==> flow/design.v <==
`timescale 1ns / 1ps
module fft_4(
        input               clk,
        input               rst_n,
        input wire signed [ 15:0]                   x0_real, 
        input wire signed [ 15:0]                   x0_imag,
        input wire signed [ 15:0]                   x1_real,
        input wire signed [ 15:0]                   x1_imag,
        input wire signed [ 15:0]                   x2_real,
        input wire signed [ 15:0]                   x2_imag,
        input wire signed [ 15:0]                   x3_real,
        input wire signed [ 15:0]                   x3_imag,
        output reg signed [ 15:0]                   X0_real,
        output reg signed [ 15:0]                   X0_imag,
        output reg signed [ 15:0]                   X1_real,
        output reg signed [ 15:0]                   X1_imag,            
        output reg signed [ 15:0]                   X2_real,
        output reg signed [ 15:0]                   X2_imag,
        output reg signed [ 15:0]                   X3_real,
        output reg signed [ 15:0]                   X3_imag
    );
parameter W4_0_real = 16'h7FFF; 
parameter W4_0_imag = 16'h0000;
parameter W4_1_real = 16'h0000;
parameter W4_1_imag = 16'h8000; 
parameter W4_2_real = 16'h8000; 
parameter W4_2_imag = 16'h0000; 
parameter W4_3_real = 16'h0000;   
parameter W4_3_imag = 16'h7FFF; 
        reg signed [ 15:0]              s0_real;
        reg signed [ 15:0]              s0_imag;
        reg signed [ 15:0]              s1_real;
        reg signed [ 15:0]              s1_imag;
        reg signed [ 15:0]              s2_real;
        reg signed [ 15:0]              s2_imag;
        reg signed [ 15:0]              s3_real;
        reg signed [ 15:0]              s3_imag;
        reg signed [ 15:0]              r0_real;
        reg signed [ 15:0]              r0_imag;
        reg signed [ 15:0]              r1_real;
        reg signed [ 15:0]              r1_imag;
        reg signed [ 15:0]              r2_real;
        reg signed [ 15:0]              r2_imag;
        reg signed [ 15:0]              r3_real;
        reg signed [ 15:0]              r3_imag;       
always @(posedge clk or negedge rst_n) begin
    if(!rst_n)begin
        s0_real     <=      'h0;
        s0_imag     <=      'h0;      
        s1_real     <=      'h0;
        s1_imag     <=      'h0;
        s2_real     <=      'h0;
        s2_imag     <=      'h0;
        s3_real     <=      'h0;
        s3_imag     <=      'h0;
    end
    else begin
        s0_real     <=      x0_real + x1_real;
        s0_imag     <=      x0_imag + x1_imag;
        s1_real     <=      x0_real - x1_real;
        s1_imag     <=      x0_imag - x1_imag;  
        s2_real     <=      x2_real + x3_real;
        s2_imag     <=      x2_imag + x3_imag;
        s3_real     <=      x2_real - x3_real;
        s3_imag     <=      x2_imag - x3_imag;
    end
end
always@(posedge clk or negedge rst_n)begin
    if (!rst_n)begin
        r0_real     <=      'h0;      
        r0_imag     <=      'h0;
        r1_real     <=      'h0;
        r1_imag     <=      'h0;
        r2_real     <=      'h0;
        r2_imag     <=      'h0;
        r3_real     <=      'h0;
        r3_imag     <=      'h0;
    end
    else begin
        r0_real     <=      s0_real + s2_real;
        r0_imag     <=      s0_imag + s2_imag;
        r2_real     <=      s0_real - s2_real;
        r2_imag     <=      s0_imag - s2_imag;
        r1_real     <=      s1_real + s3_imag;
        r1_imag     <=      s1_imag - s3_real;
        r3_real     <=      s1_real - s3_imag;
        r3_imag     <=      s1_imag + s3_real;
    end
end
always@(posedge clk or negedge rst_n)begin
    if (!rst_n)begin
        X0_real    <=       'b0;    
        X0_imag    <=       'b0; 
        X1_real    <=       'b0; 
        X1_imag    <=       'b0; 
        X2_real    <=       'b0; 
        X2_imag    <=       'b0; 
        X3_real    <=       'b0; 
        X3_imag    <=       'b0;
    end
    else begin
        X0_real    <=       r0_real;
        X0_imag    <=       r0_imag;
        X1_real    <=       r1_real;
        X1_imag    <=       r1_imag;
        X2_real    <=       r2_real;
        X2_imag    <=       r2_imag;
        X3_real    <=       r3_real;
        X3_imag    <=       r3_imag;
        end
end
endmodule
clock: 0.948 ns
lec_check: 0
abc_area: 1
cap_margin: 20
core_margin: 2
core_utilization: 72
cts_cluster_diameter: 400
cts_cluster_size: 98
setup_slack_margin: 0.28
slew_margin: 20
tns_end_percent: 10
run.sh (not shown) runs the stock make flow with config.mk's settings and CLKGATE_MAP_FILE=.
The starting point ended with an error in global routing (5_1_grt) (DPL-0038).
Edit:
ABC_AREA = unset   (was 1)
CTS_CLUSTER_DIAMETER = unset   (was 400)
CTS_CLUSTER_SIZE = unset   (was 98)
PLACE_DENSITY = 0.79   (was unset)
SETUP_SLACK_MARGIN = unset   (was 0.28)
TNS_END_PERCENT = unset   (was 10)
clock period = 2.82 ns   (was 0.948 ns; I/O delays follow)
What happened:
- The changed run finished with setup timing left
- die area drops by 14%
- synthesized cell count drops by 36%
- area after synthesis drops by 14%
Edit:
CORE_UTILIZATION = 65   (was 72)
PLACE_DENSITY = unset   (was 0.79)
What happened:
- The new run passed the timing, DRC and antenna checks
- wire length came out lower by roughly a tenth
- count of clock-buffer cells in the layout goes up by 1
- global-route usage drops by 9.5 points
- die size increases by roughly a tenth
- non-clock buffer count rose by 17
- hold slack gains 0.046 ns
- fmax came out higher by a few percent
Edit:
CORE_UTILIZATION = 20   (was 65)
clock period = 2.44 ns   (was 2.82 ns; I/O delays follow)
What happened: With this change the flow produced a layout that fails on setup timing. Core utilization goes down by 54 points. Setup slack is worse by 0.13 ns. Power goes up by 25%.

Starts from the design.v that is shown in full above.
Settings: LEC_CHECK=0, CAP_MARGIN=20, CORE_MARGIN=10, CORE_UTILIZATION=40, SLEW_MARGIN=20, TNS_END_PERCENT=85; clock period 3.5 ns.
The starting point completed without violations.
Then changed:
- CORE_MARGIN: 10 -> 2
- CORE_UTILIZATION: 40 -> 46
- TNS_END_PERCENT: 85 -> unset
- clock period: 3.5 -> 2.97 ns (I/O delays scaled with it)
What happened: Wire length decreases by 3.7%. Setup slack is worse by 0.34 ns. Design area is higher by 2.6%. Synthesized area does not change. Die area drops by 24%. Count of clock-buffer cells in the layout increases by 5. Final cell count went up by 0.66%. Register-to-register slack got worse by 0.41 ns. First-iteration DRC count rose by 3.2%. Global-route usage increases by 5.5 points.
Then changed:
- CORE_UTILIZATION: 46 -> 72
- CTS_CLUSTER_SIZE: unset -> 14
- HOLD_SLACK_MARGIN: unset -> 0.29
- PLACE_DENSITY: unset -> 0.79
- clock period: 2.97 -> 2.82 ns (I/O delays scaled with it)
Effect:
- With this change the flow reached the layout checks and failed them: setup timing
- final cell count came out lower by 6.8%
- final area came out lower by 0.78%
- first-iteration DRC count came out higher to 3.1 times its value
- clock power came out higher by about 2%

epsilon:
Starts from the design.v that is shown in full above.
==> flow/config.mk <==
export PLATFORM = sky130hd
export DESIGN_NAME = fft_4
export DESIGN_NICKNAME = fft_4
export VERILOG_FILES = /design/flow/design.v
export SDC_FILE = /design/flow/constraint.sdc
export NUM_CORES = 4
export LEC_CHECK = 0
export ABC_AREA = 1
export CAP_MARGIN = 20
export CORE_MARGIN = 2
export CORE_UTILIZATION = 72
export CTS_CLUSTER_DIAMETER = 400
export CTS_CLUSTER_SIZE = 98
export SETUP_SLACK_MARGIN = 0.28
export SLEW_MARGIN = 20
export TNS_END_PERCENT = 15
==> flow/constraint.sdc <==
create_clock -name core_clock -period 0.948 [get_ports {clk}]
set_input_delay 0.1896 -clock core_clock [delete_from_list [all_inputs] [get_ports {clk}]]
set_output_delay 0.1896 -clock core_clock [all_outputs]
set_load 0.01 [all_outputs]
No final results exist for epsilon, since it was stopped by error GRT-0116 during global routing.
> inputs changed (epsilon -> gamma)
# epsilon
export LEC_CHECK = 0
export ABC_AREA = 1
export CAP_MARGIN = 20
export CORE_MARGIN = 2
export CORE_UTILIZATION = 72
export CTS_CLUSTER_DIAMETER = 400
export CTS_CLUSTER_SIZE = 98
export SETUP_SLACK_MARGIN = 0.28
export SLEW_MARGIN = 20
export TNS_END_PERCENT = 15
create_clock -name core_clock -period 0.948 [get_ports {clk}]
# gamma
export LEC_CHECK = 0
export ABC_AREA = 1
export CAP_MARGIN = 20
export CORE_MARGIN = 2
export CORE_UTILIZATION = 72
export CTS_CLUSTER_DIAMETER = 400
export CTS_CLUSTER_SIZE = 98
export SLEW_MARGIN = 20
create_clock -name core_clock -period 0.948 [get_ports {clk}]
--- outcome ---
- As for a clean layout from epsilon and gamma, there is none.
- epsilon did not run to completion, as it errored out during global routing.
- Status(gamma) = ERROR, stage = clock tree synthesis
- On die outline height, epsilon and gamma are basically level.
- gamma vs epsilon: total half-perimeter wirelength after legalization and detailed placement up in gamma
- On post-detailed-placement cell area, the higher figure sits with gamma, not epsilon.
- There was hardly any difference in average cell area after synthesis between gamma and epsilon.
- [gamma vs epsilon] worst-case setup slack after placement: lower in gamma
- Comparing epsilon and gamma, the lower final estimated routing congestion in global placement is on gamma.
- Share of flip-flops with an asynchronous set or reset after synthesis: epsilon vs gamma, no meaningful difference
- Changes observed in gamma relative to epsilon: gate count after technology mapping was more or less identical; yosys cell count was more or less identical.

Setup of run A:
// fft_4: RTL as listed in full above, without the edits since
make LEC_CHECK=0 CAP_MARGIN=20 CORE_MARGIN=2 CORE_UTILIZATION=40 SLEW_MARGIN=20 finish   # period 3.5 ns
Run A completed end to end with timing, DRC and antenna clean.
Input-level comparison between run B and run A:
- CORE_UTILIZATION now 70, was 40
- CTS_CLUSTER_SIZE now 37, previously not set
- SETUP_SLACK_MARGIN now 0.43, previously not set
- the clock period (ns, I/O delays scaled along) now 2.82, was 3.5
--- outcome ---
- Run B vs run A — final estimated routing congestion in global placement climbed by more than 10%
- Side by side, HPWL after detailed placement turned out higher in run B than in run A.
- Run B did not run to completion, as it errored out during global routing (5_1_grt).
- Post-CTS resize count (lower): run A
- Run A fits on a die that is larger than the die of run B.
Input-level comparison between run C and run B:
- CORE_UTILIZATION: 70 -> 65
- CTS_CLUSTER_SIZE: 37 -> 43
- SETUP_SLACK_MARGIN: 0.43 -> unset
- the clock period (ns, I/O delays scaled along): 2.82 -> 2.11
==> results <==
Run C did not finish; a tool error ended it in global routing (5_1_grt). Delta (run C minus run B): post-cts resize count increased by about 120% relative to the old numbers; routability congestion estimate from global placement moved down; share of synthesized area spent on multiplexers barely changed. Diff run B -> run C: area of the mapped netlist level; number of clock buffers inserted by TritonCTS held; deepest clock path buffer count roughly the same; placed standard-cell area went up. Delta (run C minus run B): cell count after placement now sits higher, width of the die now sits higher, post-CTS setup repair buffer count now sits higher, chip area now sits higher.
Inputs modified between run C and run D:
- swapping 65 for 72 in CORE_UTILIZATION
- putting ABC_AREA at 1 where nothing was set
- swapping 43 for 99 in CTS_CLUSTER_SIZE
- swapping 2.11 for 2.05 in the clock period (ns, I/O delays scaled along)
[summary]
Ran to the end and failed final checks on setup timing: run D. Looking at chip area from the yosys synthesis statistics across run D and run C, the one that comes out lower is run C. Going from run C to run D, area of the mapped netlist climbed about 17%; die area climbed 5.3%. Compared with run C, in run D xor/xnor share of the synthesized area dropped 4.4 points; floorplan-stage core utilization climbed 6.9 points.
#### Input delta (run E over run D)
- CORE_UTILIZATION: 72 -> 66
- SETUP_SLACK_MARGIN: unset -> -0.2
- CTS_CLUSTER_DIAMETER: unset -> 337
- CTS_CLUSTER_SIZE: 99 -> unset
- ABC_AREA: 1 -> unset
- the clock period (ns, I/O delays scaled along): 2.05 -> 2.75
--- outcome ---
- What the final checks of run E revealed, after a flow that finished every stage, was a layout that fails on setup timing.
- Taking run D as the reference point, the fraction of power consumed by combinational cells of run E falls by 3.3 points.
- Compared to run D, run E has total leakage power about 28% lower.
- Comparing number of placed cells counting well taps for run D and run E, the bigger number came from run D.
- Max area figure in the yosys stat output across run D and run E: run D
- Measured against each other, run D and run E differ in y dimension of the die, the higher figure coming from run D.
- The sequential share of layout area in run E sits 4.6 points above the value recorded for run D.
- The run showing the greater total power is run D.

// fft_4: RTL as listed in full above, without the edits since
export LEC_CHECK = 0
export CAP_MARGIN = 5
export CORE_ASPECT_RATIO = 0.56
export CORE_MARGIN = 7
export CORE_UTILIZATION = 40
export CTS_CLUSTER_DIAMETER = 109
export HOLD_SLACK_MARGIN = 0.13
export MIN_ROUTING_LAYER = met2
export SLEW_MARGIN = 20
export TNS_END_PERCENT = 85
create_clock -name core_clock -period 3.5 [get_ports {clk}]
==> next run, changes <==
==> flow/config.mk (replaced) <==
export PLATFORM = sky130hd
export DESIGN_NAME = fft_4
export DESIGN_NICKNAME = fft_4
export VERILOG_FILES = /design/flow/design.v
export SDC_FILE = /design/flow/constraint.sdc
export NUM_CORES = 4
export LEC_CHECK = 0
export CAP_MARGIN = 20
export CORE_MARGIN = 2
export CORE_UTILIZATION = 65
export HOLD_SLACK_MARGIN = -0.04
export SLEW_MARGIN = 20
==> flow/constraint.sdc (replaced) <==
create_clock -name core_clock -period 1.65 [get_ports {clk}]
set_input_delay 0.3300 -clock core_clock [delete_from_list [all_inputs] [get_ports {clk}]]
set_output_delay 0.3300 -clock core_clock [all_outputs]
set_load 0.01 [all_outputs]
Outcome: Now the flow did not get past clock tree synthesis (4_1_cts) (DPL-0038); synthesized area is unchanged; synthesized cell count stays the same; die size drops by 43%.
==> next run, changes <==
--- a/flow/config.mk
+++ b/flow/config.mk
@@ -8,5 +8,5 @@
 export CAP_MARGIN = 20
 export CORE_MARGIN = 2
-export CORE_UTILIZATION = 65
-export HOLD_SLACK_MARGIN = -0.04
+export CORE_UTILIZATION = 70
+export SETUP_SLACK_MARGIN = 0.85
 export SLEW_MARGIN = 20
==> flow/constraint.sdc (replaced) <==
create_clock -name core_clock -period 3.29 [get_ports {clk}]
set_input_delay 0.6580 -clock core_clock [delete_from_list [all_inputs] [get_ports {clk}]]
set_output_delay 0.6580 -clock core_clock [all_outputs]
set_load 0.01 [all_outputs]
What happened: Now the flow went through all stages and came out clean; synthesized cell count is unchanged; synthesized area does not change; die size is lower by 7.0%.
Power and IR drop assume default switching activity.
